## cpu
module cpu 
	(output wire [7:0] address,
	 output wire [7:0] to_memory,
	 output wire write,
	 input wire [7:0] from_memory, 
     input wire clk, reset);
==> flow/config.mk <==
export PLATFORM = sky130hd
export DESIGN_NAME = cpu
export DESIGN_NICKNAME = cpu
export VERILOG_FILES = /design/flow/design.v
export SDC_FILE = /design/flow/constraint.sdc
export NUM_CORES = 4
export LEC_CHECK = 0
export ABC_AREA = 1
export CAP_MARGIN = 20
export CELL_PAD_IN_SITES_DETAIL_PLACEMENT = 0
export CORE_ASPECT_RATIO = 1.14
export CORE_MARGIN = 2
export CORE_UTILIZATION = 72
export CTS_CLUSTER_DIAMETER = 339
export CTS_CLUSTER_SIZE = 15
export MIN_ROUTING_LAYER = met1
export PLACE_DENSITY_LB_ADDON = 0.08
export SLEW_MARGIN = 20
==> flow/constraint.sdc <==
create_clock -name core_clock -period 3.09 [get_ports {clk}]
set_input_delay 0.6180 -clock core_clock [delete_from_list [all_inputs] [get_ports {clk}]]
set_output_delay 0.6180 -clock core_clock [all_outputs]
set_load 0.01 [all_outputs]
run.sh (not shown) runs the stock make flow with config.mk's settings and CLKGATE_MAP_FILE=.
Edit:
- ABC_AREA: 1 -> default
- CELL_PAD_IN_SITES_DETAIL_PLACEMENT: 0 -> default
- CORE_ASPECT_RATIO: 1.14 -> default
- CTS_CLUSTER_DIAMETER: 339 -> default
- CTS_CLUSTER_SIZE: 15 -> default
- MIN_ROUTING_LAYER: met1 -> default
- PLACE_DENSITY: default -> 0.65
- PLACE_DENSITY_LB_ADDON: 0.08 -> default
- clock period: 3.09 -> 3.38 ns (I/O delays scaled with it)
What happened: Now the flow completed, yet does not pass: negative setup slack; utilization goes up by 1.6 points; design area grows by about 4.5%; flip-flop count is unchanged; via count grows by about 6%; global-route usage grows by 2.4 points.
Edit:
- CORE_UTILIZATION: 72 -> 66
- PLACE_DENSITY: 0.65 -> default
- clock period: 3.38 -> 4.4 ns (I/O delays scaled with it)
Now the flow finished clean.
Worst hold slack improves by 150 ps.
Routed wire length falls by 4.6%.
Flip-flop count does not change.
Clock skew falls by 3.3 ps.
Core utilization falls by 12 points.
Via count falls by about 5%.
Die size rises by about 9%.


cpu again, from the RTL that the note above started with.
clock: 3.77 ns
lec_check: 0
cap_margin: 20
cell_pad_in_sites_detail_placement: 0
core_aspect_ratio: 1.14
core_margin: 2
core_utilization: 72
cts_cluster_diameter: 339
min_routing_layer: met1
place_density: 0.59
setup_slack_margin: -0.28
slew_margin: 20
The starting point finished but failed the layout checks on negative setup slack.
Edit:
--- a/flow/config.mk
+++ b/flow/config.mk
@@ -11,7 +11,6 @@
 export CORE_MARGIN = 2
-export CORE_UTILIZATION = 72
+export CORE_UTILIZATION = 45
 export CTS_CLUSTER_DIAMETER = 339
-export MIN_ROUTING_LAYER = met1
-export PLACE_DENSITY = 0.59
-export SETUP_SLACK_MARGIN = -0.28
+export MIN_ROUTING_LAYER = met2
+export PLACE_DENSITY_LB_ADDON = 0.05
 export SLEW_MARGIN = 20
==> flow/constraint.sdc (replaced) <==
create_clock -name core_clock -period 8.14 [get_ports {clk}]
set_input_delay 1.6280 -clock core_clock [delete_from_list [all_inputs] [get_ports {clk}]]
set_output_delay 1.6280 -clock core_clock [all_outputs]
set_load 0.01 [all_outputs]
Now the flow passed the timing, DRC and antenna checks.
Via count is higher by a quarter to a third.
Clock-buffer cell count does not change.
Clock skew hardly moves.
Critical path depth does not change.
Cell count rose by a few percent.
Synthesized cell count stays the same.
Non-clock buffer count came out lower by 22.
Setup slack improved by 2.6 ns.
Edit:
--- a/flow/config.mk
+++ b/flow/config.mk
@@ -11,6 +11,7 @@
 export CORE_MARGIN = 2
-export CORE_UTILIZATION = 45
+export CORE_UTILIZATION = 72
 export CTS_CLUSTER_DIAMETER = 339
-export MIN_ROUTING_LAYER = met2
-export PLACE_DENSITY_LB_ADDON = 0.05
+export MIN_ROUTING_LAYER = met1
+export PLACE_DENSITY_LB_ADDON = 0.28
+export SETUP_SLACK_MARGIN = 0.7
 export SLEW_MARGIN = 20
==> flow/constraint.sdc (replaced) <==
create_clock -name core_clock -period 4.73 [get_ports {clk}]
set_input_delay 0.9460 -clock core_clock [delete_from_list [all_inputs] [get_ports {clk}]]
set_output_delay 0.9460 -clock core_clock [all_outputs]
set_load 0.01 [all_outputs]
Worst setup slack got worse by 1.8 ns.
Routed wire length is lower by about a fifth.
Clock skew is about the same.
Global-route usage shrinks by 6.2 points.
Design area climbs slightly.
Non-clock buffer count grows by 8.
First-iteration DRC count fell by well over a third.
Flip-flop count stays the same.
Edit:
--- a/flow/config.mk
+++ b/flow/config.mk
@@ -11,7 +11,7 @@
 export CORE_MARGIN = 2
-export CORE_UTILIZATION = 72
+export CORE_UTILIZATION = 71
 export CTS_CLUSTER_DIAMETER = 339
 export MIN_ROUTING_LAYER = met1
-export PLACE_DENSITY_LB_ADDON = 0.28
-export SETUP_SLACK_MARGIN = 0.7
+export PLACE_DENSITY = 0.35
+export SETUP_SLACK_MARGIN = -0.28
 export SLEW_MARGIN = 20
==> flow/constraint.sdc (replaced) <==
create_clock -name core_clock -period 3.77 [get_ports {clk}]
set_input_delay 0.7540 -clock core_clock [delete_from_list [all_inputs] [get_ports {clk}]]
set_output_delay 0.7540 -clock core_clock [all_outputs]
set_load 0.01 [all_outputs]
With this change the flow finished but fails on negative setup slack.
Cell area is higher by 2.1%.
Die area is higher by 1.4%.
Edit:
--- a/flow/config.mk
+++ b/flow/config.mk
@@ -9,5 +9,5 @@
 export CELL_PAD_IN_SITES_DETAIL_PLACEMENT = 0
-export CORE_ASPECT_RATIO = 1.14
+export CORE_ASPECT_RATIO = 0.85
 export CORE_MARGIN = 2
-export CORE_UTILIZATION = 71
+export CORE_UTILIZATION = 72
 export CTS_CLUSTER_DIAMETER = 339
==> flow/constraint.sdc (replaced) <==
create_clock -name core_clock -period 4.47 [get_ports {clk}]
set_input_delay 0.8940 -clock core_clock [delete_from_list [all_inputs] [get_ports {clk}]]
set_output_delay 0.8940 -clock core_clock [all_outputs]
set_load 0.01 [all_outputs]
After rerunning: The changed run finished with timing, DRC and antenna clean. Die size goes down by 1.3%. Global-route usage goes down by 2.6 points. Final area goes down by 2.9%. Worst setup slack improves by 0.35 ns. Routed wire length goes down by 5.0%. Synthesized area is unchanged. Critical path depth goes up by 2. Sequential share of layout area goes up by 0.55 points. Core utilization goes down by 1.4 points.
